==> design/flow/design.v <==
module aluDesign#(parameter W = 8, N = 4) (clk,rst,CE,MODE,CIN,INP_VALID,CMD,OPA,OPB, ERR,OV,COUT,G,L,E, RES);
    input clk,rst,CE,MODE,CIN;
    input [1:0] INP_VALID;
    input [N-1:0] CMD;
    input [W-1:0] OPA,OPB;
    output reg ERR,OV,COUT,G,L,E;
        output reg [2*W-1:0] RES;
        reg [2*W-1:0] res_comb;
    parameter INV_INP = 2'b00, OPA_VALID = 2'b01, OPB_VALID = 2'b10, OPA_AND_OPB_VALID = 2'b11;
    parameter SHIFT_W = $clog2(W);
    reg [W-1:0] opa_r,opb_r;
    reg [N-1:0] cmd_r;
    reg [1:0] valid_r;
    reg mode_r,cin_r;
    reg cout_comb,ov_comb,g_comb,l_comb,e_comb,err_comb;
    always@(posedge clk,posedge rst) begin
        if(rst) begin
            opa_r <= 0;
            opb_r <= 0;
            cmd_r <= 0;
            valid_r <= 0;
            cin_r <= 0;
            mode_r <= 0;
        end
        else if(CE) begin
            opa_r <= OPA;
            opb_r <= OPB;
            cmd_r <= CMD;
            valid_r <= INP_VALID;
            cin_r <= CIN;
            mode_r <= MODE;
       end
    end
    always@(*) begin
        if(CE) begin
            res_comb = 0;
            err_comb = 0;
            cout_comb = 0;
            ov_comb = 0;
            g_comb = 0;
            l_comb = 0;
            e_comb = 0;
            if(mode_r == 1) begin
                case(valid_r)
                    INV_INP : begin
                        res_comb = 0;
                        err_comb = 1;
                    end
                    OPA_VALID : begin
                        case(cmd_r)
                            4'b0100 : begin
                                res_comb = opa_r + 1;
                                cout_comb = res_comb[W];
                            end
                           4'b0101 : begin
                               res_comb = opa_r - 1;
                               ov_comb = res_comb[W];
                            end
                            default : err_comb = 1;
                        endcase
                    end
                    OPB_VALID : begin
                        case(cmd_r)
                            4'b0110 : begin
                                res_comb = opb_r + 1;
                                cout_comb = res_comb[W];
                            end
                            4'b0111 : begin
                                res_comb = opb_r - 1;
                                ov_comb = res_comb[W];
                            end
                            default : err_comb = 1;
                        endcase
                    end
                    OPA_AND_OPB_VALID : begin
                        case(cmd_r)
                            4'b0000 : begin
                                res_comb = opa_r + opb_r;
                                cout_comb = res_comb[W];
                            end
                            4'b0001 : begin
                                res_comb = opa_r - opb_r;
                                ov_comb = res_comb[W];
                            end
                            4'b0010 : begin
                                res_comb = opa_r + opb_r + cin_r;
                                cout_comb = res_comb[W];
                            end
                            4'b0011 : begin
                                res_comb = opa_r - opb_r - cin_r;
                                ov_comb = res_comb[W];
                            end
                            4'b1000 : begin
                                g_comb  = (opa_r > opb_r) ? 1:0;
                                l_comb = (opa_r < opb_r) ? 1:0;
                                e_comb = (opa_r == opb_r) ? 1:0;
                            end
                            4'b1001 : begin
                                res_comb = (opa_r + 1) * (opb_r + 1);
                            end
                            4'b1010 : begin
                                res_comb = (opa_r<<1) * (opb_r);
                            end
                            4'b1011 : begin
                                res_comb = $signed(opa_r) + $signed(opb_r);
                                ov_comb = (($signed(opa_r) > 0) && ($signed(opb_r) > 0) && ($signed(res_comb[W-1:0])<=0) || ($signed(opa_r) < 0) && ($signed(opb_r) < 0) && ($signed(res_comb[W-1:0]) >= 0));
                                g_comb  = ($signed(opa_r) > $signed(opb_r)) ? 1:0;
                                l_comb = ($signed(opa_r) < $signed(opb_r)) ? 1:0;
                                e_comb = ($signed(opa_r) == $signed(opb_r)) ? 1:0;
                            end
                            4'b1100 : begin
                                res_comb = $signed(opa_r) - $signed(opb_r);
                                ov_comb = (($signed(opa_r) > 0) && ($signed(opb_r) < 0) && ($signed(res_comb[W-1:0]) <= 0) || ($signed(opa_r) < 0) && ($signed(opb_r) > 0) && ($signed(res_comb[W-1:0]) >= 0));
                                g_comb  = ($signed(opa_r) > $signed(opb_r)) ? 1:0;
                                l_comb = ($signed(opa_r) < $signed(opb_r)) ? 1:0;
                                e_comb = ($signed(opa_r) == $signed(opb_r)) ? 1:0;
                            end
                            default : err_comb = 1;
                        endcase
                    end
                    default : err_comb = 1;
                endcase
            end
            else begin
                case(valid_r)
                    INV_INP : begin
                        res_comb = 0;
                        err_comb = 1;
                    end
                    OPA_VALID : begin
                        case(cmd_r)
                            4'b0110 : begin
                                res_comb = ~(opa_r);
                                res_comb[2*W-1 : 8] = 0;
                            end
                            4'b1000 : begin
                                res_comb = opa_r >> 1;
                            end
                            4'b1001 : begin
                                res_comb = opa_r << 1;
                            end
                            default : err_comb = 1;
                        endcase
                    end
                    OPB_VALID : begin
                        case(cmd_r)
                            4'b0111 : begin
                                res_comb = ~(opb_r);
                                res_comb[2*W-1 : 8] = 0;
                            end
                            4'b1010 : begin
                                res_comb = opb_r >> 1;
                            end
                            4'b1011 : begin
                                res_comb = opb_r << 1;
                            end
                            default : err_comb = 1;
                        endcase
                    end
                    OPA_AND_OPB_VALID : begin
                        case(cmd_r)
                            4'b0000 : begin
                                res_comb = opa_r & opb_r;
                            end
                            4'b0001 : begin
                                res_comb = ~(opa_r & opb_r);
                                res_comb[2*W-1 : 8] = 0;
                            end
                            4'b0010 : begin
                                res_comb = opa_r | opb_r;
                            end
                            4'b0011 : begin
                                res_comb = ~(opa_r | opb_r);
                                res_comb[2*W-1 : 8] = 0;
                            end
                            4'b0100 : begin
                                res_comb = opa_r ^ opb_r;
                            end
                            4'b0101 : begin
                                res_comb = ~(opa_r ^ opb_r);
                                res_comb[2*W-1 : 8] = 0;
                            end
                            4'b1100 : begin
                                if( |(opb_r[(W-1) : (SHIFT_W+1)])) begin
                                    err_comb = 1;
                                    res_comb = 0;
                                end
                                else
                                    res_comb = (opa_r << (opb_r[SHIFT_W-1:0])) | opa_r >> (W - (opb_r[SHIFT_W-1:0]));
                                    res_comb[2*W-1 : 8] = 0;
                            end
                            4'b1101 : begin
                                if( |(opb_r[(W-1) : (SHIFT_W+1)])) begin
                                    res_comb = 0;
                                    err_comb = 1;
                                end
                                else
                                    res_comb = (opa_r >> opb_r[SHIFT_W-1:0]) | opa_r << (W - opb_r[SHIFT_W-1:0]);
                                    res_comb[2*W-1 : 8] = 0;
                            end
                            default : err_comb = 1;
                        endcase
                    end
                    default : err_comb = 1;
                endcase
            end
        end
        else begin
           res_comb = 0;
           err_comb = 0;
           cout_comb = 0;
           ov_comb = 0;
           g_comb = 0;
           l_comb = 0;
           e_comb = 0;
        end
    end
    always@(posedge clk, posedge rst) begin
        if(rst) begin
            RES <= 0;
            COUT <= 0;
            OV <= 0;
            G <= 0;
            L <= 0;
            E <= 0;
            ERR  <= 0;
        end
        else if(CE) begin
            RES <= res_comb;
                COUT <= cout_comb;
                OV <= ov_comb;
                G <= g_comb;
                L <= l_comb;
                E <= e_comb;
                ERR  <= err_comb;
        end
    end
endmodule
==> design/flow/run.sh <==
#!/bin/bash
# the make line also repeats each setting of config.mk as NAME=value (left out here)
make -C /OpenROAD-flow-scripts/flow DESIGN_CONFIG=/design/flow/config.mk WORK_HOME=/design/flow/orfs CLKGATE_MAP_FILE= finish
==> design/flow/config.mk <==
export PLATFORM = sky130hd
export DESIGN_NAME = aluDesign
export DESIGN_NICKNAME = aluDesign
export VERILOG_FILES = /design/flow/design.v
export SDC_FILE = /design/flow/constraint.sdc
export NUM_CORES = 4
export LEC_CHECK = 0
export CAP_MARGIN = 20
export CELL_PAD_IN_SITES_DETAIL_PLACEMENT = 2
export CORE_MARGIN = 6
export CORE_UTILIZATION = 16
export CTS_CLUSTER_DIAMETER = 192
export CTS_CLUSTER_SIZE = 75
export GPL_ROUTABILITY_DRIVEN = 0
export GPL_TIMING_DRIVEN = 1
export MAX_ROUTING_LAYER = met5
export PLACE_DENSITY = 0.54
export SETUP_SLACK_MARGIN = 0.58
export SLEW_MARGIN = 20
==> design/flow/constraint.sdc <==
create_clock -name core_clock -period 10.3 [get_ports {clk}]
set_input_delay 2.0600 -clock core_clock [delete_from_list [all_inputs] [get_ports {clk}]]
set_output_delay 2.0600 -clock core_clock [all_outputs]
set_load 0.01 [all_outputs]
==> results_slide.txt, run 1 <==
Implementation Results

Status
  • Status: complete, no violations

Final timing
  • Setup tns final: 0 ns
  • Worst-Margin Slew: 1.12 ns
  • Final Hold Fails: 0
  • Final worst clock skew: 0.0161 ns
  • Headroom to the max-slew limit: 24.6%
  • Worst hold margin: 0.506 ns
  • Minimum period implied by the final worst setup slack: 6.46 ns
  • Share of the clock period used by the worst path: 62.7%
  • RSZ-0062 raised after global routing: false
  • Final slew viol count: 0
  • Number of endpoints failing setup at the final stage: 0
  • Achievable clock frequency: 155 MHz

Drt
  • Antenna-violating nets left: 0
  • Total DRC errors in the routed layout: 0
  • Avg Vias per Cell: 5.03
  • DR iter-0 viols: 1012
  • Routed wirelength normalized by instance count: 22.5 µm
  • Overall via count from detail_route: 11.3k
  • Routed wire length: 50600 µm
  • Ant diodes: 0
  • Number of detailed-route iterations in the first pass: 5

Die
  • Die outline width: 269 µm
  • Site row count: 93
  • Boundary Pins: 49
  • Chip Footprint: 72600 µm²
  • Fp util: 16.3%
  • Core area: 64900 µm²
  • Vertical die dimension: 269 µm

Pwr
  • Power dissipated in the clock network: 191 µW
  • Seq group: 218 µW
  • Combinational gate power: 1540 µW
  • Leading power group: combinational logic
  • Power per standard cell area: 160 nW/µm²
  • Power consumption: 1950 µW
  • Share of total power in sequential cells: 11.2%
  • Internal power contribution: 842 µW
  • Switch share: 56.8%
  • Max rail drop VDD: 0.0994 mV
  • Leakage component of the power: 0.00511 µW
  • Fraction of power consumed by combinational cells: 79.0%
  • Net switching component of the power: 1100 µW
  • Clock Power Share: 9.8%

Clocking
  • Insertion delay to the later sink of the worst-skew pair: 0.33 ns
  • Max Root-Sink Buffers: 2
  • CTS clk-pin slew, worst paths: 0.08 ns
  • Total number of clock tree sinks: 46
  • H-tree levels: 2
  • Post-cts hold-fix buffer tally: 0
  • Post-cts resize count: 0
  • CTS Root Cell: sky130_fd_sc_hd__clkbuf_16
  • Buffers inserted by post-CTS timing repair: 0
  • Clock tree from TritonCTS: yes
  • TritonCTS buffer count: 5

Synth
  • Area fraction in xor and xnor cells: 7.83%
  • Prevailing post-synth register cell: sky130_fd_sc_hd__dfrtp_1
  • Post-synth cell types: 92
  • Most frequently used cell type in the post-synthesis netlist: sky130_fd_sc_hd__nor2_1
  • Top cells by area, synth: sky130_fd_sc_hd__fa_1 16%, sky130_fd_sc_hd__ha_1 12%, sky130_fd_sc_hd__dfrtp_1 11%, sky130_fd_sc_hd__xnor2_1 5.9%, sky130_fd_sc_hd__nor2_1 5.4%
  • Cell area after synthesis: 10600 µm²
  • Post-synth top area cell: sky130_fd_sc_hd__fa_1
  • Cell count listed in synth_stat.txt: 1374
  • Yosys Warn Count: 1
  • Post-synthesis async set-or-reset flop share: 100%
  • Register bit count reported by yosys: 46
  • Share of synthesized cell area in full adder, half adder and majority cells: 28.0%
  • Commonest cells in the netlist: 152 x sky130_fd_sc_hd__nor2_1, 146 x sky130_fd_sc_hd__inv_1, 129 x sky130_fd_sc_hd__nand2_1
  • Post-synthesis simple-gate area fraction: 20.1%
  • Cells after Synth: 1374
  • Register area share after synthesis: 10.9%
  • Synth mux share: 3.18%
  • Compound-gate portion of the synthesized area: 20.8%
  • Top comb family, area: adder cells
  • Number of synthesized flops with an enable pin: 0
  • Yosys chip area: 10600 µm²
  • Total nets after synthesis: 1587
  • Fraction of synthesized cell area taken by the top area cell type: 16.2%
  • Per-instance average area after synthesis: 7.71 µm²

Global routing
  • Antenna violations before repair: 3
  • Maximum number of pins on one net before global-route repair: 61
  • Vias in the first global route: 12.7k
  • First-pass GRT wire length: 77200 µm
  • Aggregate global-route resource usage: 13.4%
  • Overflow left after global routing: 0

Setup path
  • Slowest stage cell, crit path: sky130_fd_sc_hd__ha_1
  • Critical Path Sink Type: register
  • Sequence of cells on the critical path: buf_4 > clkinv_1 > ha_1 > inv_1 > nor2_1 > fa_1 > fa_1 > fa_1 > inv_1 > fa_1 > inv_1 > ha_1 > o21ai_0 > o21ai_0 > a31o_2 > a21oi_1 > xor2_1 > o221a_2 > o21ai_0
  • Worst r2r path cells: 19
  • Worst Setup EP: RES[14]
  • Number of cells on the critical path: 19
  • Setup slack on the worst flop-to-flop path: 3.84 ns
  • End of the worst register-to-register path: RES[14]
  • Top fanout value on the critical path: 16
  • Most repeated library cell on the critical path: sky130_fd_sc_hd__fa_1
  • Crit path max-delay family: adder cells
  • Startpoint type of the worst setup path: register
  • CP bufs+invs: 5
  • Crit Path Class: reg2reg
  • Arrival time of the worst setup path: 6.67 ns
  • Startpoint of the most critical register-to-register path: opa_r[1]
  • Biggest cell delay along the critical path: 0.73 ns
  • Required time at the worst-slack endpoint: 10.50 ns
  • Worst setup startpoint: opa_r[1]

Min path
  • Number of cells traversed by the worst hold path: 1
  • Hold Crit Start: E
  • Destination of the worst hold path: E
  • Worst hold path class: reg2reg

Run
  • Tool warning count: 47
  • # Max-Cap Violations: 0

Layout
  • Number of fill cells in the layout: 7664
  • Layout overhead on the synthesized area: 15.0%
  • Post-layout instance area: 12200 µm²
  • Core utilization of the finished layout: 18.8%
  • Final #Nets: 1600

Placed design
  • Area after detailed placement: 12000 µm²
  • Count of input and output buffers: 48
  • Half-perimeter wire length after detailed placement: 39500 µm
-- layer usage --
layer | GRT usage, % | part of all wire, % | routed length [µm] | vias up
li1 | - | - | - | 4755
met1 | 15.0 | 37 | 18800 | 5795
met2 | 23.6 | 49 | 25000 | 533
met3 | 2.77 | 7.4 | 3750 | 186
met4 | 7.43 | 5.8 | 2930 | 6
met5 | 0 | 0.067 | 34 | -
-- layout make-up --
cell class	count	area (µm²)	share of cell area (%)
Sequential cell	46	1150	9.45
Timing Repair Buffer	81	733	6.02
Clock buffer	5	125	1.03
Inverter	162	608	4.99
Tap cell	855	1070	8.78
Multi-Input combinational cell	1091	8480	69.5
Clock inverter	3	23.8	0.195
-- through the flow --
step,setup WS (ns),instances
floorplan,4.26,1374
global placement,4.11,2233
detailed placement,3.93,2234
CTS,3.87,2242
global route,3.48,2243
finish,3.84,2243
==> inputs of run 2 (changes only) <==
- CELL_PAD_IN_SITES_DETAIL_PLACEMENT: 2 -> 0
- CORE_MARGIN: 6 -> 2
- CORE_UTILIZATION: 16 -> 58
- CTS_CLUSTER_DIAMETER: 192 -> 28
- CTS_CLUSTER_SIZE: 75 -> 95
- MAX_ROUTING_LAYER: met5 -> met4
- PLACE_DENSITY: 0.54 -> not set
- PLACE_DENSITY_LB_ADDON: not set -> 0.08
- SLEW_MARGIN: 20 -> 40
- clock period: 10.3 -> 5.69 ns (I/O delays scaled with it)
==> run 2 against run 1 <==
Still clean on timing, DRC and antenna; power increased by 99%; core utilization increased by 51 points; register-to-register slack got worse by 3.3 ns; clock skew increased by 0.0034 ns; sequential share of layout area decreased by 0.18 points; fmax increased by 26%; via count decreased by 0.35%.
==> results_slide.txt, run 2 <==
Implementation Results

Status
  • Status: complete, no violations

Synth
  • Register area share after synthesis: 10.9% (unchanged)
  • Cell area after synthesis: 10600 µm² (unchanged)
  • Post-synth cell types: 92 (unchanged)
  • Area fraction in xor and xnor cells: 7.83% (unchanged)
  • Yosys Warn Count: 1 (unchanged)
  • Total nets after synthesis: 1587 (unchanged)
  • Synth mux share: 3.18% (unchanged)
  • Share of synthesized cell area in full adder, half adder and majority cells: 28.0% (unchanged)
  • Cell count listed in synth_stat.txt: 1374 (unchanged)
  • Top cells by area, synth: sky130_fd_sc_hd__fa_1 16%, sky130_fd_sc_hd__ha_1 12%, sky130_fd_sc_hd__dfrtp_1 11%, sky130_fd_sc_hd__xnor2_1 5.9%, sky130_fd_sc_hd__nor2_1 5.4%
  • Commonest cells in the netlist: 152 x sky130_fd_sc_hd__nor2_1, 146 x sky130_fd_sc_hd__inv_1, 129 x sky130_fd_sc_hd__nand2_1
  • Post-synthesis simple-gate area fraction: 20.1% (unchanged)
  • Compound-gate portion of the synthesized area: 20.8% (unchanged)
  • Yosys chip area: 10600 µm² (unchanged)
  • Post-synth top area cell: sky130_fd_sc_hd__fa_1
  • Prevailing post-synth register cell: sky130_fd_sc_hd__dfrtp_1
  • Register bit count reported by yosys: 46 (unchanged)
  • Post-synthesis async set-or-reset flop share: 100% (unchanged)
  • Cells after Synth: 1374 (unchanged)
  • Per-instance average area after synthesis: 7.71 µm² (unchanged)
  • Fraction of synthesized cell area taken by the top area cell type: 16.2% (unchanged)
  • Top comb family, area: adder cells
  • Number of synthesized flops with an enable pin: 0 (unchanged)
  • Most frequently used cell type in the post-synthesis netlist: sky130_fd_sc_hd__nor2_1

Setup path
  • CP bufs+invs: 4 (-1)
  • Worst r2r path cells: 20 (+1)
  • Worst Setup EP: RES[14]
  • Biggest cell delay along the critical path: 0.55 ns (-0.18 ns)
  • Startpoint of the most critical register-to-register path: opb_r[5]
  • Critical Path Sink Type: register
  • End of the worst register-to-register path: RES[14]
  • Crit path max-delay family: adder cells
  • Most repeated library cell on the critical path: sky130_fd_sc_hd__fa_1
  • Arrival time of the worst setup path: 5.32 ns (-1.35 ns)
  • Number of cells on the critical path: 20 (+1)
  • Startpoint type of the worst setup path: register
  • Sequence of cells on the critical path: and4_4 > nand4_1 > xnor2_4 > buf_6 > buf_12 > nor2_2 > fa_1 > fa_1 > fa_1 > inv_1 > fa_1 > inv_1 > ha_4 > nor3_2 > nor2_1 > a31o_2 > a21oi_2 > xor2_1 > o221a_2 > o21ai_1
  • Worst setup startpoint: opb_r[5]
  • Setup slack on the worst flop-to-flop path: 0.55 ns (-3.29 ns)
  • Top fanout value on the critical path: 4 (-12)
  • Slowest stage cell, crit path: sky130_fd_sc_hd__fa_1
  • Crit Path Class: reg2reg
  • Required time at the worst-slack endpoint: 5.87 ns (-4.63 ns)

Run
  • # Max-Cap Violations: 0 (unchanged)
  • Tool warning count: 49 (+4.3%)

Clocking
  • Max Root-Sink Buffers: 2 (unchanged)
  • Total number of clock tree sinks: 46 (unchanged)
  • Insertion delay to the later sink of the worst-skew pair: 0.32 ns (about the same)
  • TritonCTS buffer count: 5 (unchanged)
  • Post-cts hold-fix buffer tally: 0 (unchanged)
  • H-tree levels: 2 (unchanged)
  • CTS Root Cell: sky130_fd_sc_hd__clkbuf_16
  • Clock tree from TritonCTS: yes
  • CTS clk-pin slew, worst paths: 0.07 ns (about the same)

Die
  • Core area: 18000 µm² (-72%)
  • Fp util: 59.0% (+43 points)
  • Boundary Pins: 49 (unchanged)
  • Chip Footprint: 19400 µm² (-73%)
  • Die outline width: 139 µm (-48%)
  • Vertical die dimension: 139 µm (-48%)
  • Site row count: 49 (-47%)

Global routing
  • Maximum number of pins on one net before global-route repair: 51 (-16%)
  • First-pass GRT wire length: 61000 µm (-21%)
  • Overflow left after global routing: 0 (unchanged)
  • Aggregate global-route resource usage: 41.5% (+28 points)
  • Vias in the first global route: 10.8k (-15%)
  • Antenna violations before repair: 0 (-3)

Final timing
  • Minimum period implied by the final worst setup slack: 5.14 ns (-1.32 ns)
  • RSZ-0062 raised after global routing: true
  • Headroom to the max-slew limit: 37.3% (+13 points)
  • Worst hold margin: 0.486 ns (-0.0197 ns)
  • Worst-Margin Slew: 0.930 ns (-0.193 ns)
  • Setup tns final: 0 ns (unchanged)
  • Achievable clock frequency: 194 MHz (+26%)
  • Final worst clock skew: 0.0195 ns (+0.00340 ns)
  • Final slew viol count: 0 (unchanged)
  • Number of endpoints failing setup at the final stage: 0 (unchanged)
  • Share of the clock period used by the worst path: 90.4% (+28 points)
  • Final Hold Fails: 0 (unchanged)

Pwr
  • Combinational gate power: 3130 µW (+100%)
  • Leading power group: combinational logic
  • Max rail drop VDD: 0.214 mV (+120%)
  • Share of total power in sequential cells: 10.5% (-0.7 points)
  • Fraction of power consumed by combinational cells: 80.8% (+1.8 points)
  • Power dissipated in the clock network: 336 µW (+76%)
  • Switch share: 52.0% (-4.7 points)
  • Power per standard cell area: 308 nW/µm² (+93%)
  • Clock Power Share: 8.7% (-1.1 points)
  • Internal power contribution: 1860 µW (+120%)
  • Seq group: 407 µW (+87%)
  • Net switching component of the power: 2020 µW (+83%)
  • Leakage component of the power: 0.00562 µW (+9.8%)

Layout
  • Number of fill cells in the layout: 1466 (-81%)
  • Comb area: 8980 µm² (+5.9%)
  • Final #Nets: 1677 (+4.8%)
  • Layout overhead on the synthesized area: 18.6%
  • Area of all sequential standard cells: 1170 µm² (+1.2%)

Placed design
  • Count of input and output buffers: 48 (unchanged)
  • Half-perimeter wire length after detailed placement: 29000 µm (-26%)

Drt
  • Avg Vias per Cell: 6.63 (+32%)
  • Overall via count from detail_route: 11.2k (-0.35%)
  • Routed wire length: 39800 µm (-21%)
  • Number of detailed-route iterations in the first pass: 9 (+4)
  • Routed wirelength normalized by instance count: 23.5 µm (+4.2%)
  • Total DRC errors in the routed layout: 0 (unchanged)
  • DR iter-0 viols: 1772 (+75%)
  • Antenna-violating nets left: 0 (unchanged)
  • Ant diodes: 0 (unchanged)

Min path
  • Hold Crit Start: E
  • Worst hold path class: reg2reg
  • Number of cells traversed by the worst hold path: 1 (unchanged)
  • Destination of the worst hold path: E
-- run 2: metal layers --
| layer | GRT usage (%) | part of all wire [%] |
|---|---|---|
| met4 | 19.5 | 6.3 |
| met5 | - | 0 |
| met1 | 54.3 | 38 |
| met3 | 10.4 | 14 |
| met2 | 60.4 | 42 |
-- run 2: repair_timing --
item                                    in CTS  in global routing
gates resized                               63                 43
setup buffers                               32                 21
endpoints found under the setup margin       8                  9
pin swaps                                   33                 77
-- run 2: per-stage QoR --
stage	power (µW)	instance area [µm²]	std cells	setup slack, ns	utilization [%]
6_report	3880	12600	1694	0.548	70.0
5_1_grt	4130	12600	1694	0.373	70.0
4_1_cts	3520	12200	1673	0.563	68.1
3_5_place_dp	2930	11500	1633	0.142	64.0
3_3_place_gp	2900	11500	1633	0.236	64.0
2_1_floorplan	2290	10700	1374	0.610	-
-- run 2: cell type report --
type                    instances  area share [%]
multi-input cells            1091            71.4
repair buffers                158            10.9
flip-flops and latches         46            9.27
inverters                     162            4.96
well taps                     229            2.28
clock buffers                   7            1.13
clock inverters                 1          0.0697
==> inputs of run 3 (changes only) <==
- ABC_AREA: not set -> 1
- CORE_UTILIZATION: 58 -> 72
- CTS_CLUSTER_DIAMETER: 28 -> 192
- CTS_CLUSTER_SIZE: 95 -> 14
- GPL_ROUTABILITY_DRIVEN: 0 -> 1
- PLACE_DENSITY_LB_ADDON: 0.08 -> 0.13
- SETUP_SLACK_MARGIN: 0.58 -> 0.85
- clock period: 5.69 -> 5.36 ns (I/O delays scaled with it)
==> run 3 against run 2 <==
The flow now stops in global routing; die size shrank 19%; synthesized cell count grew 20%; synthesized area shrank 0.48%.
==> results_slide.txt, run 3 <==
Key Metrics from the Run

Synth
  • Compound-gate portion of the synthesized area: 16.6% (-4.2 points)
  • Post-synth top area cell: sky130_fd_sc_hd__fa_1
  • Top comb family, area: simple AND/OR/NAND/NOR gates
  • Register bit count reported by yosys: 46 (unchanged)
  • Yosys chip area: 10500 µm² (-0.48%)
  • Cell area after synthesis: 10500 µm² (-0.48%)
  • Synth mux share: 0% (-3.2 points)
  • Top cells by area, synth: sky130_fd_sc_hd__fa_1 16%, sky130_fd_sc_hd__nand2_1 16%, sky130_fd_sc_hd__ha_1 12%, sky130_fd_sc_hd__dfrtp_1 11%, sky130_fd_sc_hd__inv_1 9.5%
  • Post-synthesis async set-or-reset flop share: 100% (unchanged)
  • Prevailing post-synth register cell: sky130_fd_sc_hd__dfrtp_1
  • Post-synthesis simple-gate area fraction: 29.6% (+9.5 points)
  • Share of synthesized cell area in full adder, half adder and majority cells: 28.2% (+0.14 points)
  • Per-instance average area after synthesis: 6.39 µm² (-17%)
  • Area fraction in xor and xnor cells: 1.81% (-6.0 points)
  • Most frequently used cell type in the post-synthesis netlist: sky130_fd_sc_hd__nand2_1
  • Yosys Warn Count: 1 (unchanged)
  • Register area share after synthesis: 10.9% (+0.053 points)
  • Total nets after synthesis: 1864 (+17%)
  • Commonest cells in the netlist: 450 x sky130_fd_sc_hd__nand2_1, 267 x sky130_fd_sc_hd__inv_1, 141 x sky130_fd_sc_hd__nor2_1
  • Fraction of synthesized cell area taken by the top area cell type: 16.3% (+0.079 points)
  • Number of synthesized flops with an enable pin: 0 (unchanged)
  • Cells after Synth: 1651 (+20%)
  • Cell count listed in synth_stat.txt: 1651 (+20%)
  • Post-synth cell types: 49 (-47%)

Placed design
  • Count of input and output buffers: 48 (unchanged)
  • Gp weighted congestion: 1.16
  • Half-perimeter wire length after detailed placement: 30000 µm (+3.3%)

Die
  • Vertical die dimension: 125 µm (-10%)
  • Chip Footprint: 15600 µm² (-19%)
  • Fp util: 73.1% (+14 points)
  • Core area: 14400 µm² (-20%)
  • Site row count: 44 (-10%)
  • Die outline width: 125 µm (-10%)
  • Boundary Pins: 49 (unchanged)

Clocking
  • H-tree levels: 2 (unchanged)
  • Total number of clock tree sinks: 46 (unchanged)
  • Max Root-Sink Buffers: 2 (unchanged)
  • TritonCTS buffer count: 5 (unchanged)
  • Post-cts hold-fix buffer tally: 0 (unchanged)
  • CTS Root Cell: sky130_fd_sc_hd__clkbuf_16

Global routing
  • Aggregate global-route resource usage: 76.7%
  • Overflow left after global routing: 54

Status
  • Status: stopped before the end
  • Last stage the flow got to: global routing
  • First error in the log: [ERROR GRT-0232] Routing congestion too high. Check the congestion heatmap in the GUI.
run 3: repair_timing:
| action | in CTS |
|---|---|
| endpoints found under the setup margin | 11 |
| resized | 80 |
| buffers inserted | 36 |
| pin swaps | 43 |
run 3: through the flow:
stage	utilization (%)	instances	area (µm²)	setup WS [ns]
2_1_floorplan	-	1651	10800	0.719
3_5_place_dp	80.5	1871	11600	0.232
3_3_place_gp	80.5	1871	11600	0.423
4_1_cts	85.3	1915	12300	0.427
run 3: per-layer routing:
metal | overflow | GRT usage (%)
met3 | 0 | 58.2
met1 | 0 | 76.6
met5 | - | -
met4 | 26 | 75.0
met2 | 28 | 91.5
==> inputs of run 4 (changes only) <==
- ABC_AREA: 1 -> not set
- CAP_MARGIN: 20 -> 15
- CELL_PAD_IN_SITES_DETAIL_PLACEMENT: 0 -> 2
- CELL_PAD_IN_SITES_GLOBAL_PLACEMENT: not set -> 2
- CORE_MARGIN: 2 -> 6
- CORE_UTILIZATION: 72 -> 16
- CTS_CLUSTER_DIAMETER: 192 -> 214
- CTS_CLUSTER_SIZE: 14 -> 75
- GPL_ROUTABILITY_DRIVEN: 1 -> 0
- GPL_TIMING_DRIVEN: 1 -> 0
- PLACE_DENSITY_LB_ADDON: 0.13 -> 0.15
- SETUP_SLACK_MARGIN: 0.85 -> 0.68
- SLEW_MARGIN: 40 -> 20
- TNS_END_PERCENT: not set -> 5
- clock period: 5.36 -> 3.78 ns (I/O delays scaled with it)
==> run 4 against run 3 <==
The layout now fails its checks (negative setup slack); synthesized area increased by 0.49%; synthesized cell count decreased by 17%; die size increased to 4.6 times the previous value.
==> results_slide.txt, run 4 <==
Implementation Results

Status
  • Status: failed layout checks
  • Failed Checks: negative setup slack

Synth
  • Fraction of synthesized cell area taken by the top area cell type: 16.2% (-0.079 points)
  • Cell count listed in synth_stat.txt: 1374 (-17%)
  • Post-synthesis simple-gate area fraction: 20.1% (-9.5 points)
  • Post-synthesis async set-or-reset flop share: 100% (unchanged)
  • Area fraction in xor and xnor cells: 7.83% (+6.0 points)
  • Cell area after synthesis: 10600 µm² (+0.49%)
  • Share of synthesized cell area in full adder, half adder and majority cells: 28.0% (-0.14 points)
  • Post-synth cell types: 92 (+88%)
  • Commonest cells in the netlist: 152 x sky130_fd_sc_hd__nor2_1, 146 x sky130_fd_sc_hd__inv_1, 129 x sky130_fd_sc_hd__nand2_1
  • Yosys chip area: 10600 µm² (+0.49%)
  • Total nets after synthesis: 1587 (-15%)
  • Per-instance average area after synthesis: 7.71 µm² (+21%)
  • Register bit count reported by yosys: 46 (unchanged)
  • Register area share after synthesis: 10.9% (-0.053 points)
  • Cells after Synth: 1374 (-17%)
  • Prevailing post-synth register cell: sky130_fd_sc_hd__dfrtp_1
  • Most frequently used cell type in the post-synthesis netlist: sky130_fd_sc_hd__nor2_1
  • Top cells by area, synth: sky130_fd_sc_hd__fa_1 16%, sky130_fd_sc_hd__ha_1 12%, sky130_fd_sc_hd__dfrtp_1 11%, sky130_fd_sc_hd__xnor2_1 5.9%, sky130_fd_sc_hd__nor2_1 5.4%
  • Post-synth top area cell: sky130_fd_sc_hd__fa_1
  • Yosys Warn Count: 1 (unchanged)
  • Number of synthesized flops with an enable pin: 0 (unchanged)
  • Top comb family, area: adder cells
  • Synth mux share: 3.18% (+3.2 points)
  • Compound-gate portion of the synthesized area: 20.8% (+4.2 points)

Setup path
  • Sequence of cells on the critical path: buf_8 > inv_4 > clkbuf_16 > ha_4 > clkbuf_8 > clkbuf_16 > clkbuf_16 > nand2_1 > fa_1 > inv_1 > fa_1 > ha_1 > inv_1 > fa_1 > inv_1 > ha_4 > a21o_1 > a211oi_4 > o21ai_2 > a31o_2 > a21oi_4 > xor2_2 > o221a_2 > o21ai_1
  • Startpoint of the most critical register-to-register path: opb_r[0]
  • Crit Path Class: reg2reg
  • Worst Setup EP: RES[14]
  • Required time at the worst-slack endpoint: 3.97 ns
  • End of the worst register-to-register path: RES[14]
  • Worst setup startpoint: opb_r[0]
  • Crit path max-delay family: adder cells
  • Worst r2r path cells: 24
  • Critical Path Sink Type: register
  • Startpoint type of the worst setup path: register
  • Setup slack on the worst flop-to-flop path: -1.70 ns
  • Number of cells on the critical path: 24
  • Slowest stage cell, crit path: sky130_fd_sc_hd__fa_1
  • Arrival time of the worst setup path: 5.66 ns
  • Biggest cell delay along the critical path: 0.53 ns
  • Top fanout value on the critical path: 10
  • CP bufs+invs: 9

Final timing
  • Final slew viol count: 0
  • Number of endpoints failing setup at the final stage: 13
  • Worst hold margin: 0.496 ns
  • Share of the clock period used by the worst path: 145%
  • Setup tns final: -17.48 ns
  • Headroom to the max-slew limit: 20.0%
  • Final Hold Fails: 0
  • Minimum period implied by the final worst setup slack: 5.48 ns
  • Final worst setup slack: -1.70 ns
  • RSZ-0062 raised after global routing: true
  • Achievable clock frequency: 183 MHz
  • Final worst clock skew: 0.0198 ns
  • Worst-Margin Slew: 1.19 ns

Clocking
  • TritonCTS buffer count: 5 (unchanged)
  • Insertion delay to the later sink of the worst-skew pair: 0.33 ns
  • Total number of clock tree sinks: 46 (unchanged)
  • Post-cts hold-fix buffer tally: 0 (unchanged)
  • H-tree levels: 2 (unchanged)
  • Max Root-Sink Buffers: 2 (unchanged)
  • Clock tree from TritonCTS: yes
  • CTS clk-pin slew, worst paths: 0.09 ns
  • CTS Root Cell: sky130_fd_sc_hd__clkbuf_16

Pwr
  • Fraction of power consumed by combinational cells: 82.7%
  • Power dissipated in the clock network: 517 µW
  • Internal power contribution: 2860 µW
  • Combinational gate power: 5340 µW
  • Power per standard cell area: 456 nW/µm²
  • Leakage component of the power: 0.00592 µW
  • Leading power group: combinational logic
  • Share of total power in sequential cells: 9.3%
  • Seq group: 604 µW
  • Clock Power Share: 8.0%
  • Switch share: 55.8%
  • Net switching component of the power: 3600 µW
  • Max rail drop VDD: 0.285 mV

Layout
  • Final #Nets: 1716
  • Post-layout instance area: 14200 µm²
  • Layout overhead on the synthesized area: 33.6%

Drt
  • Routed wirelength normalized by instance count: 27.6 µm
  • Number of detailed-route iterations in the first pass: 5
  • Overall via count from detail_route: 11.2k
  • Avg Vias per Cell: 4.76
  • Ant diodes: 0
  • DR iter-0 viols: 737
  • Total DRC errors in the routed layout: 0
  • Antenna-violating nets left: 0
  • Routed wire length: 65000 µm

Run
  • Tool warning count: 50
  • # Max-Cap Violations: 0

Min path
  • Destination of the worst hold path: E
  • Worst hold path class: reg2reg
  • Number of cells traversed by the worst hold path: 1
  • Hold Crit Start: E

Die
  • Fp util: 16.3% (-57 points)
  • Chip Footprint: 72600 µm² (+360%)
  • Site row count: 93 (+110%)
  • Vertical die dimension: 269 µm (+120%)
  • Die outline width: 269 µm (+120%)
  • Core area: 64900 µm² (+350%)
  • Boundary Pins: 49 (unchanged)

Global routing
  • First-pass GRT wire length: 92200 µm
  • Antenna violations before repair: 2
  • Maximum number of pins on one net before global-route repair: 33
  • Overflow left after global routing: 0
  • Vias in the first global route: 12.3k
  • Aggregate global-route resource usage: 17.8%

Placed design
  • Area after detailed placement: 12500 µm² (+7.6%)
  • Half-perimeter wire length after detailed placement: 50000 µm (+67%)
  • Count of input and output buffers: 48 (unchanged)
run 4: layer usage:
metal  routed length [µm]  global-route usage, %
met3                 2310                   1.87
met4                 1950                   5.04
met1                29200                   22.5
met2                31600                   30.2
met5                    0                      -
run 4: through the flow:
stage / setup WS, ns / power [µW] / utilization, % / instances
6_report: -1.70 / 6460 / 21.8 / 2359
5_1_grt: -1.90 / 7000 / 21.8 / 2359
4_1_cts: -1.80 / 6330 / 21.2 / 2338
3_5_place_dp: -3.27 / 5300 / 19.2 / 2279
3_3_place_gp: -3.30 / 5280 / 19.1 / 2277
2_1_floorplan: -1.17 / 3560 / - / 1374
run 4: timing repair:
item / 4_1_cts / 5_1_grt
gates cloned: 2 / 0
buffers inserted: 49 / 21
setup endpoints to repair: 22 / 21
pin swaps: 32 / 38
resized: 134 / 66
run 4: cell type report:
type	count	area, µm²
buffer	75	639
tap	855	1070
clock buffer	5	125
clock inverter	3	25.0
fill	7474	50800
sequential	46	1170
timing repair buffer	120	1100
inverter	162	673
multi-input combinational	1093	9350
==> inputs of run 5 (changes only) <==
- CAP_MARGIN: 15 -> 20
- CELL_PAD_IN_SITES_DETAIL_PLACEMENT: 2 -> not set
- CELL_PAD_IN_SITES_GLOBAL_PLACEMENT: 2 -> not set
- CORE_MARGIN: 6 -> 2
- CORE_UTILIZATION: 16 -> 40
- CTS_CLUSTER_DIAMETER: 214 -> not set
- CTS_CLUSTER_SIZE: 75 -> not set
- GPL_ROUTABILITY_DRIVEN: 0 -> not set
- GPL_TIMING_DRIVEN: 0 -> not set
- MAX_ROUTING_LAYER: met4 -> not set
- PLACE_DENSITY_LB_ADDON: 0.15 -> not set
- SETUP_SLACK_MARGIN: 0.68 -> not set
- TNS_END_PERCENT: 5 -> not set
- clock period: 3.78 -> 6.19 ns (I/O delays scaled with it)
==> run 5 against run 4 <==
The run now finishes clean; largest power group unchanged; final cell count down 26%; design area down 17%; critical path depth down 4; critical endpoint unchanged; power down 51%; die size down 62%; flip-flop count unchanged; routed wire length down 35%; sequential power down 38%.
==> results_slide.txt, run 5 <==
Implementation Results

Synth
  • Cell count listed in synth_stat.txt: 1374 (unchanged)
  • Cells after Synth: 1374 (unchanged)
  • Post-synthesis simple-gate area fraction: 20.1% (unchanged)
  • Number of synthesized flops with an enable pin: 0 (unchanged)
  • Cell area after synthesis: 10600 µm² (unchanged)
  • Yosys chip area: 10600 µm² (unchanged)
  • Top comb family, area: adder cells
  • Post-synth cell types: 92 (unchanged)
  • Per-instance average area after synthesis: 7.71 µm² (unchanged)
  • Prevailing post-synth register cell: sky130_fd_sc_hd__dfrtp_1
  • Post-synth top area cell: sky130_fd_sc_hd__fa_1
  • Register bit count reported by yosys: 46 (unchanged)
  • Synth mux share: 3.18% (unchanged)
  • Yosys Warn Count: 1 (unchanged)
  • Top cells by area, synth: sky130_fd_sc_hd__fa_1 16%, sky130_fd_sc_hd__ha_1 12%, sky130_fd_sc_hd__dfrtp_1 11%, sky130_fd_sc_hd__xnor2_1 5.9%, sky130_fd_sc_hd__nor2_1 5.4%
  • Total nets after synthesis: 1587 (unchanged)
  • Fraction of synthesized cell area taken by the top area cell type: 16.2% (unchanged)
  • Compound-gate portion of the synthesized area: 20.8% (unchanged)
  • Area fraction in xor and xnor cells: 7.83% (unchanged)
  • Commonest cells in the netlist: 152 x sky130_fd_sc_hd__nor2_1, 146 x sky130_fd_sc_hd__inv_1, 129 x sky130_fd_sc_hd__nand2_1
  • Post-synthesis async set-or-reset flop share: 100% (unchanged)
  • Most frequently used cell type in the post-synthesis netlist: sky130_fd_sc_hd__nor2_1
  • Register area share after synthesis: 10.9% (unchanged)
  • Share of synthesized cell area in full adder, half adder and majority cells: 28.0% (unchanged)

Pwr
  • Internal power contribution: 1400 µW (-51%)
  • Power per standard cell area: 268 nW/µm² (-41%)
  • Power dissipated in the clock network: 316 µW (-39%)
  • Power consumption: 3160 µW (-51%)
  • Clock Power Share: 10.0% (+2.0 points)
  • Switch share: 55.7% (-0.065 points)
  • Fraction of power consumed by combinational cells: 78.1% (-4.6 points)
  • Seq group: 376 µW (-38%)
  • Leading power group: combinational logic
  • Share of total power in sequential cells: 11.9% (+2.6 points)
  • Leakage component of the power: 0.00527 µW (-11%)
  • Combinational gate power: 2470 µW (-54%)
  • Max rail drop VDD: 0.284 mV (-0.45%)
  • Net switching component of the power: 1760 µW (-51%)

Final timing
  • Worst hold margin: 0.494 ns (-0.00176 ns)
  • Worst-Margin Slew: 1.01 ns (-0.176 ns)
  • Achievable clock frequency: 173 MHz (-5.2%)
  • Final slew viol count: 0 (unchanged)
  • Number of endpoints failing setup at the final stage: 0 (-13)
  • Share of the clock period used by the worst path: 93.3% (-52 points)
  • Final Hold Fails: 0 (unchanged)
  • Headroom to the max-slew limit: 31.9% (+12 points)
  • Final worst setup slack: 0.415 ns (+2.11 ns)
  • Minimum period implied by the final worst setup slack: 5.77 ns (+0.299 ns)
  • Final worst clock skew: 0.0114 ns (-0.00834 ns)
  • Setup tns final: 0 ns (+17.48 ns)

Die
  • Chip Footprint: 27800 µm² (-62%)
  • Boundary Pins: 49 (unchanged)
  • Vertical die dimension: 167 µm (-38%)
  • Die outline width: 167 µm (-38%)
  • Site row count: 59 (-37%)
  • Fp util: 40.7% (+24 points)
  • Core area: 26100 µm² (-60%)

Drt
  • Routed wire length: 42500 µm (-35%)
  • Routed wirelength normalized by instance count: 24.2 µm (-12%)
  • Antenna-violating nets left: 0 (unchanged)
  • Number of detailed-route iterations in the first pass: 6 (+1)
  • Overall via count from detail_route: 10.8k (-3.6%)
  • Total DRC errors in the routed layout: 0 (unchanged)
  • Avg Vias per Cell: 6.17 (+30%)
  • DR iter-0 viols: 1152 (+56%)

Setup path
  • Sequence of cells on the critical path: ha_1 > nand3_1 > nor3_4 > xnor2_1 > nand2_1 > fa_1 > inv_1 > fa_1 > inv_1 > fa_1 > fa_1 > inv_1 > ha_1 > a211oi_2 > o21ai_0 > a31o_2 > a21oi_1 > xor2_1 > o221a_2 > o21ai_0
  • Top fanout value on the critical path: 9 (-1)
  • Slowest stage cell, crit path: sky130_fd_sc_hd__fa_1
  • Number of cells on the critical path: 20 (-17%)
  • Setup slack on the worst flop-to-flop path: 0.42 ns (+2.11 ns)
  • Startpoint of the most critical register-to-register path: opa_r[0]
  • Worst setup startpoint: opa_r[0]
  • CP bufs+invs: 3 (-6)
  • Crit Path Class: reg2reg
  • Arrival time of the worst setup path: 6.01 ns (+0.35 ns)
  • Biggest cell delay along the critical path: 0.54 ns (about the same)
  • Worst r2r path cells: 20 (-17%)
  • Startpoint type of the worst setup path: register
  • Most repeated library cell on the critical path: sky130_fd_sc_hd__fa_1
  • Worst Setup EP: RES[14]
  • End of the worst register-to-register path: RES[14]
  • Crit path max-delay family: adder cells
  • Critical Path Sink Type: register
  • Required time at the worst-slack endpoint: 6.42 ns (+2.45 ns)

Placed design
  • Count of input and output buffers: 48 (unchanged)
  • Gp weighted congestion: 1.02
  • Placed Instances: 1745 (-23%)
  • Post-placement worst setup slack: 0.269 ns (+3.54 ns)
  • Half-perimeter wire length after detailed placement: 33000 µm (-34%)

Global routing
  • Vias in the first global route: 10.7k (-13%)
  • Met3 capacity usage during global routing: 6.75% (+4.9 points)
  • First-pass GRT wire length: 64900 µm (-30%)
  • Met1 Use GR: 39.8% (+17 points)
  • Global routing met2 resource utilization: 48.2% (+18 points)
  • Maximum number of pins on one net before global-route repair: 52 (+58%)
  • Global-route layer with the greatest usage: met2
  • Aggregate global-route resource usage: 30.6% (+13 points)
  • Antenna violations before repair: 1 (-1)
  • Overflow left after global routing: 0 (unchanged)

Min path
  • Number of cells traversed by the worst hold path: 1 (unchanged)
  • Worst hold path class: reg2reg
  • Hold Crit Start: E
  • Destination of the worst hold path: E

Clocking
  • CTS clk-pin slew, worst paths: 0.09 ns (about the same)
  • CTS Root Cell: sky130_fd_sc_hd__clkbuf_16
  • Max Root-Sink Buffers: 2 (unchanged)
  • H-tree levels: 2 (unchanged)
  • Insertion delay to the later sink of the worst-skew pair: 0.32 ns (about the same)
  • Total number of clock tree sinks: 46 (unchanged)
  • Buffers inserted by post-CTS timing repair: 0 (-100%)
  • TritonCTS buffer count: 5 (unchanged)
  • Clock tree from TritonCTS: yes

Layout
  • Final cell count without fillers: 1754 (-26%)
  • Layout overhead on the synthesized area: 11.3%
  • Final #Nets: 1630 (-5.0%)

Status
  • Status: complete, no violations

Run
  • Tool warning count: 47 (-6.0%)
  • # Max-Cap Violations: 0 (unchanged)
run 5: timing repair:
item | CTS | global route
endpoints found under the setup margin | 0 | 1
hold buffers | 0 | 0
gates resized | 0 | 6
run 5: cell type report:
type / count / area (µm²)
timing repair buffer: 111 / 948
antenna: 1 / 2.50
fill: 2693 / 14300
multi-input combinational: 1091 / 8510
sequential: 46 / 1150
clock inverter: 3 / 23.8
clock buffer: 5 / 125
tap: 335 / 419
inverter: 162 / 608
run 5: per-layer routing:
metal / wire length [µm] / share of wire, %
met5: 0 / 0
met4: 2360 / 5.6
met2: 18700 / 44
met3: 4100 / 9.6
met1: 17400 / 41
run 5: through the flow:
| step | area, µm² | util (%) |
|---|---|---|
| 4_1_cts | 11800 | 45.1 |
| 5_1_grt | 11800 | 45.2 |
| 2_1_floorplan | 10600 | - |
| 3_5_place_dp | 11600 | 44.6 |
| 6_report | 11800 | 45.2 |
| 3_3_place_gp | 11600 | 44.5 |
==> inputs of run 6 (changes only) <==
- CELL_PAD_IN_SITES_DETAIL_PLACEMENT: not set -> 0
- CORE_UTILIZATION: 40 -> 61
- CTS_CLUSTER_DIAMETER: not set -> 192
- CTS_CLUSTER_SIZE: not set -> 95
- GPL_ROUTABILITY_DRIVEN: not set -> 1
- GPL_TIMING_DRIVEN: not set -> 1
- MAX_ROUTING_LAYER: not set -> met4
- PLACE_DENSITY: not set -> 0.58
- SETUP_SLACK_MARGIN: not set -> -0.3
- SLEW_MARGIN: 20 -> 40
- clock period: 6.19 -> 3.85 ns (I/O delays scaled with it)
==> run 6 against run 5 <==
Clock skew grew 0.00058 ns; highest routed layer unchanged; non-clock buffer count is 146 higher; synthesized cell count unchanged; sequential power grew 58%; core utilization is 33 points higher; combinational power increased by 130%; routed wire length up 15%; via count rose by 16%; final cell count is 2.2% higher; the layout now fails its checks (negative setup slack); critical path type unchanged.
==> results_slide.txt, run 6 <==
Implementation Results

Drt
  • Routed wirelength normalized by instance count: 27.2 µm (+12%)
  • Overall via count from detail_route: 12.6k (+16%)
  • Total DRC errors in the routed layout: 0 (unchanged)
  • DR iter-0 viols: 2098 (+82%)
  • Routed wire length: 48800 µm (+15%)
  • Number of detailed-route iterations in the first pass: 12 (+6)
  • Antenna-violating nets left: 0 (unchanged)
  • Avg Vias per Cell: 7.01 (+14%)

Setup path
  • Worst setup startpoint: opb_r[0]
  • Startpoint of the most critical register-to-register path: opb_r[0]
  • Slowest stage cell, crit path: sky130_fd_sc_hd__fa_1
  • Worst Setup EP: RES[10]
  • Biggest cell delay along the critical path: 0.57 ns (+0.03 ns)
  • Most repeated library cell on the critical path: sky130_fd_sc_hd__fa_1
  • Sequence of cells on the critical path: inv_4 > nor3_2 > xnor2_2 > buf_4 > nor2_1 > fa_1 > fa_1 > inv_2 > fa_1 > fa_1 > inv_1 > ha_4 > o21ai_4 > nor2_1 > nor2_1 > xnor2_1 > a22oi_1 > a21oi_1 > a211o_1
  • Arrival time of the worst setup path: 5.62 ns (-0.39 ns)
  • Setup slack on the worst flop-to-flop path: -1.58 ns (-1.99 ns)
  • Required time at the worst-slack endpoint: 4.04 ns (-2.38 ns)
  • Worst r2r path cells: 19 (-5.0%)
  • End of the worst register-to-register path: RES[10]
  • Number of cells on the critical path: 19 (-5.0%)
  • Crit path max-delay family: adder cells
  • Crit Path Class: reg2reg
  • Top fanout value on the critical path: 6 (-3)
  • Startpoint type of the worst setup path: register
  • Critical Path Sink Type: register
  • CP bufs+invs: 4 (+1)

Global routing
  • Aggregate global-route resource usage: 51.6% (+21 points)
  • Maximum number of pins on one net before global-route repair: 35 (-33%)
  • Overflow left after global routing: 0 (unchanged)
  • Antenna violations before repair: 3 (+2)
  • First-pass GRT wire length: 69100 µm (+6.4%)
  • Vias in the first global route: 12.2k (+14%)

Pwr
  • Net switching component of the power: 3700 µW (+110%)
  • Internal power contribution: 3160 µW (+130%)
  • Combinational gate power: 5790 µW (+130%)
  • Power consumption: 6860 µW (+120%)
  • Share of total power in sequential cells: 8.7% (-3.2 points)
  • Clock Power Share: 7.0% (-3.0 points)
  • Power per standard cell area: 514 nW/µm² (+92%)
  • Power dissipated in the clock network: 483 µW (+53%)
  • Seq group: 595 µW (+58%)
  • Fraction of power consumed by combinational cells: 84.3% (+6.2 points)
  • Switch share: 53.9% (-1.8 points)
  • Leading power group: combinational logic
  • Leakage component of the power: 0.00611 µW (+16%)
  • Max rail drop VDD: 0.653 mV (+130%)

Final timing
  • Number of endpoints failing setup at the final stage: 15 (+15)
  • Final slew viol count: 0 (unchanged)
  • Final Hold Fails: 0 (unchanged)
  • Worst-Margin Slew: 0.930 ns (-0.0808 ns)
  • RSZ-0062 raised after global routing: true
  • Final worst clock skew: 0.0120 ns (+0.000581 ns)
  • Share of the clock period used by the worst path: 141% (+48 points)
  • Final worst setup slack: -1.58 ns (-1.99 ns)
  • Minimum period implied by the final worst setup slack: 5.43 ns (-0.348 ns)
  • Headroom to the max-slew limit: 37.3% (+5.4 points)
  • Achievable clock frequency: 184 MHz (+6.4%)

Synth
  • Prevailing post-synth register cell: sky130_fd_sc_hd__dfrtp_1
  • Total nets after synthesis: 1587 (unchanged)
  • Yosys Warn Count: 1 (unchanged)
  • Cells after Synth: 1374 (unchanged)
  • Post-synthesis async set-or-reset flop share: 100% (unchanged)
  • Compound-gate portion of the synthesized area: 20.8% (unchanged)
  • Most frequently used cell type in the post-synthesis netlist: sky130_fd_sc_hd__nor2_1
  • Top comb family, area: adder cells
  • Register area share after synthesis: 10.9% (unchanged)
  • Cell count listed in synth_stat.txt: 1374 (unchanged)
  • Yosys chip area: 10600 µm² (unchanged)
  • Per-instance average area after synthesis: 7.71 µm² (unchanged)
  • Post-synth cell types: 92 (unchanged)
  • Fraction of synthesized cell area taken by the top area cell type: 16.2% (unchanged)
  • Synth mux share: 3.18% (unchanged)
  • Area fraction in xor and xnor cells: 7.83% (unchanged)
  • Number of synthesized flops with an enable pin: 0 (unchanged)
  • Cell area after synthesis: 10600 µm² (unchanged)
  • Post-synthesis simple-gate area fraction: 20.1% (unchanged)
  • Top cells by area, synth: sky130_fd_sc_hd__fa_1 16%, sky130_fd_sc_hd__ha_1 12%, sky130_fd_sc_hd__dfrtp_1 11%, sky130_fd_sc_hd__xnor2_1 5.9%, sky130_fd_sc_hd__nor2_1 5.4%
  • Share of synthesized cell area in full adder, half adder and majority cells: 28.0% (unchanged)
  • Register bit count reported by yosys: 46 (unchanged)
  • Post-synth top area cell: sky130_fd_sc_hd__fa_1
  • Commonest cells in the netlist: 152 x sky130_fd_sc_hd__nor2_1, 146 x sky130_fd_sc_hd__inv_1, 129 x sky130_fd_sc_hd__nand2_1

Layout
  • Post-layout instance area: 13400 µm² (+13%)
  • Number of fill cells in the layout: 1133 (-58%)
  • Final #Nets: 1776 (+9.0%)
  • Layout overhead on the synthesized area: 26.1%
  • Core utilization of the finished layout: 78.1% (+33 points)

Run
  • Tool warning count: 52 (+11%)
  • # Max-Cap Violations: 0 (unchanged)

Clocking
  • CTS Root Cell: sky130_fd_sc_hd__clkbuf_16
  • Insertion delay to the later sink of the worst-skew pair: 0.32 ns (about the same)
  • TritonCTS buffer count: 5 (unchanged)
  • Total number of clock tree sinks: 46 (unchanged)
  • CTS clk-pin slew, worst paths: 0.07 ns (-0.02 ns)
  • Max Root-Sink Buffers: 2 (unchanged)
  • Clock tree from TritonCTS: yes
  • Post-cts hold-fix buffer tally: 0 (unchanged)
  • H-tree levels: 2 (unchanged)

Placed design
  • Count of input and output buffers: 48 (unchanged)
  • Area after detailed placement: 12700 µm² (+9.3%)
  • Post-placement worst setup slack: -1.33 ns (-1.60 ns)
  • Half-perimeter wire length after detailed placement: 34100 µm (+3.1%)
  • Gp weighted congestion: 1.12 (+9.0%)

Die
  • Chip Footprint: 18400 µm² (-34%)
  • Boundary Pins: 49 (unchanged)
  • Vertical die dimension: 136 µm (-19%)
  • Fp util: 61.9% (+21 points)
  • Core area: 17100 µm² (-34%)
  • Site row count: 48 (-19%)
  • Die outline width: 136 µm (-19%)

Status
  • Failed Checks: negative setup slack
  • Status: failed layout checks

Min path
  • Destination of the worst hold path: E
  • Hold Crit Start: E
  • Worst hold path class: reg2reg
  • Number of cells traversed by the worst hold path: 1 (unchanged)
==> run 6: layout make-up <==
class | count | area [µm²] | share of cell area (%)
diodes | 3 | 7.51 | 0.0562
well taps | 225 | 282 | 2.11
multi-input cells | 1091 | 9070 | 67.9
clock inverters | 2 | 13.8 | 0.103
inverters | 162 | 624 | 4.67
clock buffers | 6 | 129 | 0.964
flip-flops and latches | 46 | 1160 | 8.67
repair buffers | 257 | 2080 | 15.5
==> run 6: what timing repair did <==
action                                  4_1_cts  5_1_grt
buffers inserted                             16        5
gates resized                                49       27
pin swaps                                    38       24
endpoints found under the setup margin       12       12
==> run 6: routing by layer <==
| layer | GRT usage, % | vias up | share of wire [%] |
|---|---|---|---|
| met5 | - | - | 0 |
| met4 | 34.1 | 0 | 9.9 |
| met3 | 13.8 | 459 | 15 |
| met2 | 76.5 | 1216 | 42 |
| met1 | 61.9 | 5774 | 33 |
| li1 | - | 5118 | - |
==> run 6: through the flow <==
step / hold WS, ns / instances / TNS [ns]
after global placement: 0.469 / 1766 / -11.70
after global routing: 0.515 / 1792 / -16.81
after CTS: 0.492 / 1785 / -11.48
after detailed placement: 0.476 / 1766 / -13.47
final: 0.494 / 1792 / -15.67
after floorplan: 0.517 / 1374 / -9.90
==> inputs of run 7 (changes only) <==
- ABC_AREA: not set -> 1
- CELL_PAD_IN_SITES_DETAIL_PLACEMENT: 0 -> not set
- CORE_UTILIZATION: 61 -> 71
- CTS_CLUSTER_DIAMETER: 192 -> not set
- CTS_CLUSTER_SIZE: 95 -> 100
- GPL_ROUTABILITY_DRIVEN: 1 -> not set
- GPL_TIMING_DRIVEN: 1 -> not set
- MAX_ROUTING_LAYER: met4 -> not set
- PLACE_DENSITY: 0.58 -> 0.37
- SETUP_SLACK_MARGIN: -0.3 -> not set
- SLEW_MARGIN: 40 -> 20
- clock period: 3.85 -> 4.85 ns (I/O delays scaled with it)
==> run 7 against run 6 <==
The run now fails in global routing; synthesized area is 0.48% lower; synthesized cell count rose by 20%; die size fell by 14%.
==> results_slide.txt, run 7 <==
Key Metrics from the Run

Die
  • Vertical die dimension: 126 µm (-7.3%)
  • Fp util: 72.6% (+11 points)
  • Site row count: 44 (-8.3%)
  • Core area: 14500 µm² (-15%)
  • Boundary Pins: 49 (unchanged)
  • Die outline width: 126 µm (-7.3%)
  • Chip Footprint: 15800 µm² (-14%)

Global routing
  • Overflow left after global routing: 3
  • Aggregate global-route resource usage: 63.2%

Clocking
  • Max Root-Sink Buffers: 2 (unchanged)
  • H-tree levels: 2 (unchanged)
  • TritonCTS buffer count: 5 (unchanged)
  • Total number of clock tree sinks: 46 (unchanged)
  • CTS Root Cell: sky130_fd_sc_hd__clkbuf_16

Synth
  • Yosys chip area: 10500 µm² (-0.48%)
  • Number of synthesized flops with an enable pin: 0 (unchanged)
  • Post-synthesis async set-or-reset flop share: 100% (unchanged)
  • Most frequently used cell type in the post-synthesis netlist: sky130_fd_sc_hd__nand2_1
  • Post-synthesis simple-gate area fraction: 29.6% (+9.5 points)
  • Total nets after synthesis: 1864 (+17%)
  • Cell area after synthesis: 10500 µm² (-0.48%)
  • Prevailing post-synth register cell: sky130_fd_sc_hd__dfrtp_1
  • Commonest cells in the netlist: 450 x sky130_fd_sc_hd__nand2_1, 267 x sky130_fd_sc_hd__inv_1, 141 x sky130_fd_sc_hd__nor2_1
  • Compound-gate portion of the synthesized area: 16.6% (-4.2 points)
  • Area fraction in xor and xnor cells: 1.81% (-6.0 points)
  • Cells after Synth: 1651 (+20%)
  • Post-synth top area cell: sky130_fd_sc_hd__fa_1
  • Register area share after synthesis: 10.9% (+0.053 points)
  • Register bit count reported by yosys: 46 (unchanged)
  • Top cells by area, synth: sky130_fd_sc_hd__fa_1 16%, sky130_fd_sc_hd__nand2_1 16%, sky130_fd_sc_hd__ha_1 12%, sky130_fd_sc_hd__dfrtp_1 11%, sky130_fd_sc_hd__inv_1 9.5%
  • Cell count listed in synth_stat.txt: 1651 (+20%)
  • Per-instance average area after synthesis: 6.39 µm² (-17%)
  • Fraction of synthesized cell area taken by the top area cell type: 16.3% (+0.079 points)
  • Yosys Warn Count: 1 (unchanged)
  • Share of synthesized cell area in full adder, half adder and majority cells: 28.2% (+0.14 points)
  • Synth mux share: 0% (-3.2 points)
  • Top comb family, area: simple AND/OR/NAND/NOR gates
  • Post-synth cell types: 49 (-47%)

Placed design
  • Area after detailed placement: 12100 µm² (-4.4%)
  • Count of input and output buffers: 48 (unchanged)
  • Placed Instances: 1965 (+11%)
  • Gp weighted congestion: 1.20 (+7.5%)
  • Half-perimeter wire length after detailed placement: 31100 µm (-8.8%)

Status
  • First error in the log: [ERROR GRT-0116] Global routing finished with congestion. Check the congestion regions in the DRC Viewer.
  • Last stage the flow got to: global routing
  • Status: stopped before the end
-- run 7: per-stage QoR --
step            TNS, ns  hold slack [ns]  worst slack [ns]  total power (µW)
2_1_floorplan   -0.0111            0.476           -0.0111              2490
3_3_place_gp      -1.08            0.464            -0.195              3530
3_5_place_dp      -2.60            0.470            -0.357              3630
4_1_cts        -0.00504            0.488          -0.00298              4450
-- run 7: timing repair --
| action | CTS |
|---|---|
| pin swaps | 56 |
| setup endpoints to repair | 10 |
| buffers inserted | 23 |
| gates resized | 106 |
| hold buffers | 0 |
-- run 7: layer usage --
metal	overflow	GRT usage, %
met4	0	52.0
met3	0	37.0
met2	3	84.3
met1	0	71.5
met5	0	7.12
==> inputs of run 8 (changes only) <==
- CELL_PAD_IN_SITES_DETAIL_PLACEMENT: not set -> 0
- CORE_UTILIZATION: 71 -> 69
- CTS_CLUSTER_DIAMETER: not set -> 28
- CTS_CLUSTER_SIZE: 100 -> 95
- GPL_ROUTABILITY_DRIVEN: not set -> 0
- GPL_TIMING_DRIVEN: not set -> 1
- HOLD_SLACK_MARGIN: not set -> -0.1
- MAX_ROUTING_LAYER: not set -> met4
- PLACE_DENSITY: 0.37 -> not set
- PLACE_DENSITY_LB_ADDON: not set -> 0.08
- SETUP_SLACK_MARGIN: not set -> -0.32
- SLEW_MARGIN: 20 -> 40
- clock period: 4.85 -> 4.5 ns (I/O delays scaled with it)
==> run 8 against run 7 <==
The run again fails in global routing; synthesized cell count stayed put; die size is 2.8% higher; synthesized area did not move.
==> results_slide.txt, run 8 <==
Key Metrics from the Run

Status
  • Status: stopped before the end
  • Last stage the flow got to: global routing
  • First error in the log: [ERROR GRT-0232] Routing congestion too high. Check the congestion heatmap in the GUI.

Synth
  • Most frequently used cell type in the post-synthesis netlist: sky130_fd_sc_hd__nand2_1
  • Total nets after synthesis: 1864 (unchanged)
  • Top comb family, area: simple AND/OR/NAND/NOR gates
  • Area fraction in xor and xnor cells: 1.81% (unchanged)
  • Post-synth cell types: 49 (unchanged)
  • Cell area after synthesis: 10500 µm² (unchanged)
  • Compound-gate portion of the synthesized area: 16.6% (unchanged)
  • Register area share after synthesis: 10.9% (unchanged)
  • Share of synthesized cell area in full adder, half adder and majority cells: 28.2% (unchanged)
  • Number of synthesized flops with an enable pin: 0 (unchanged)
  • Post-synth top area cell: sky130_fd_sc_hd__fa_1
  • Prevailing post-synth register cell: sky130_fd_sc_hd__dfrtp_1
  • Cells after Synth: 1651 (unchanged)
  • Yosys chip area: 10500 µm² (unchanged)
  • Cell count listed in synth_stat.txt: 1651 (unchanged)
  • Fraction of synthesized cell area taken by the top area cell type: 16.3% (unchanged)
  • Post-synthesis simple-gate area fraction: 29.6% (unchanged)
  • Post-synthesis async set-or-reset flop share: 100% (unchanged)
  • Register bit count reported by yosys: 46 (unchanged)
  • Per-instance average area after synthesis: 6.39 µm² (unchanged)
  • Yosys Warn Count: 1 (unchanged)
  • Commonest cells in the netlist: 450 x sky130_fd_sc_hd__nand2_1, 267 x sky130_fd_sc_hd__inv_1, 141 x sky130_fd_sc_hd__nor2_1
  • Synth mux share: 0% (unchanged)
  • Top cells by area, synth: sky130_fd_sc_hd__fa_1 16%, sky130_fd_sc_hd__nand2_1 16%, sky130_fd_sc_hd__ha_1 12%, sky130_fd_sc_hd__dfrtp_1 11%, sky130_fd_sc_hd__inv_1 9.5%

Die
  • Vertical die dimension: 128 µm (+1.4%)
  • Chip Footprint: 16300 µm² (+2.8%)
  • Site row count: 45 (+2.3%)
  • Core area: 15100 µm² (+3.8%)
  • Die outline width: 128 µm (+1.4%)
  • Boundary Pins: 49 (unchanged)
  • Fp util: 69.9% (-2.7 points)

Placed design
  • Post-placement worst setup slack: -0.902 ns (-0.546 ns)
  • Half-perimeter wire length after detailed placement: 31400 µm (+1.1%)
  • Count of input and output buffers: 48 (unchanged)
  • Placed Instances: 1988 (+1.2%)

Clocking
  • TritonCTS buffer count: 5 (unchanged)
  • Max Root-Sink Buffers: 2 (unchanged)
  • H-tree levels: 2 (unchanged)
  • CTS Root Cell: sky130_fd_sc_hd__clkbuf_16
  • Total number of clock tree sinks: 46 (unchanged)

Global routing
  • Overflow left after global routing: 61
  • Aggregate global-route resource usage: 78.5%
==> run 8: metrics by stage <==
step                      util [%]  instance area (µm²)
after floorplan                  -                10600
after global placement        81.4                12300
after detailed placement      81.4                12300
after CTS                     85.1                12800
==> run 8: layer usage <==
metal,global-route usage (%),overflow
met5,-,-
met4,76.5,31
met3,60.6,1
met2,92.6,28
met1,78.8,1
==> run 8: repair_timing <==
action / 4_1_cts
pin swaps: 35
resized: 81
setup buffers: 19
hold endpoints to repair: 0
hold buffers: 0
gates cloned: 0
endpoints found under the setup margin: 11
Power figures rest on the tool's default switching activity, not on a simulated workload.
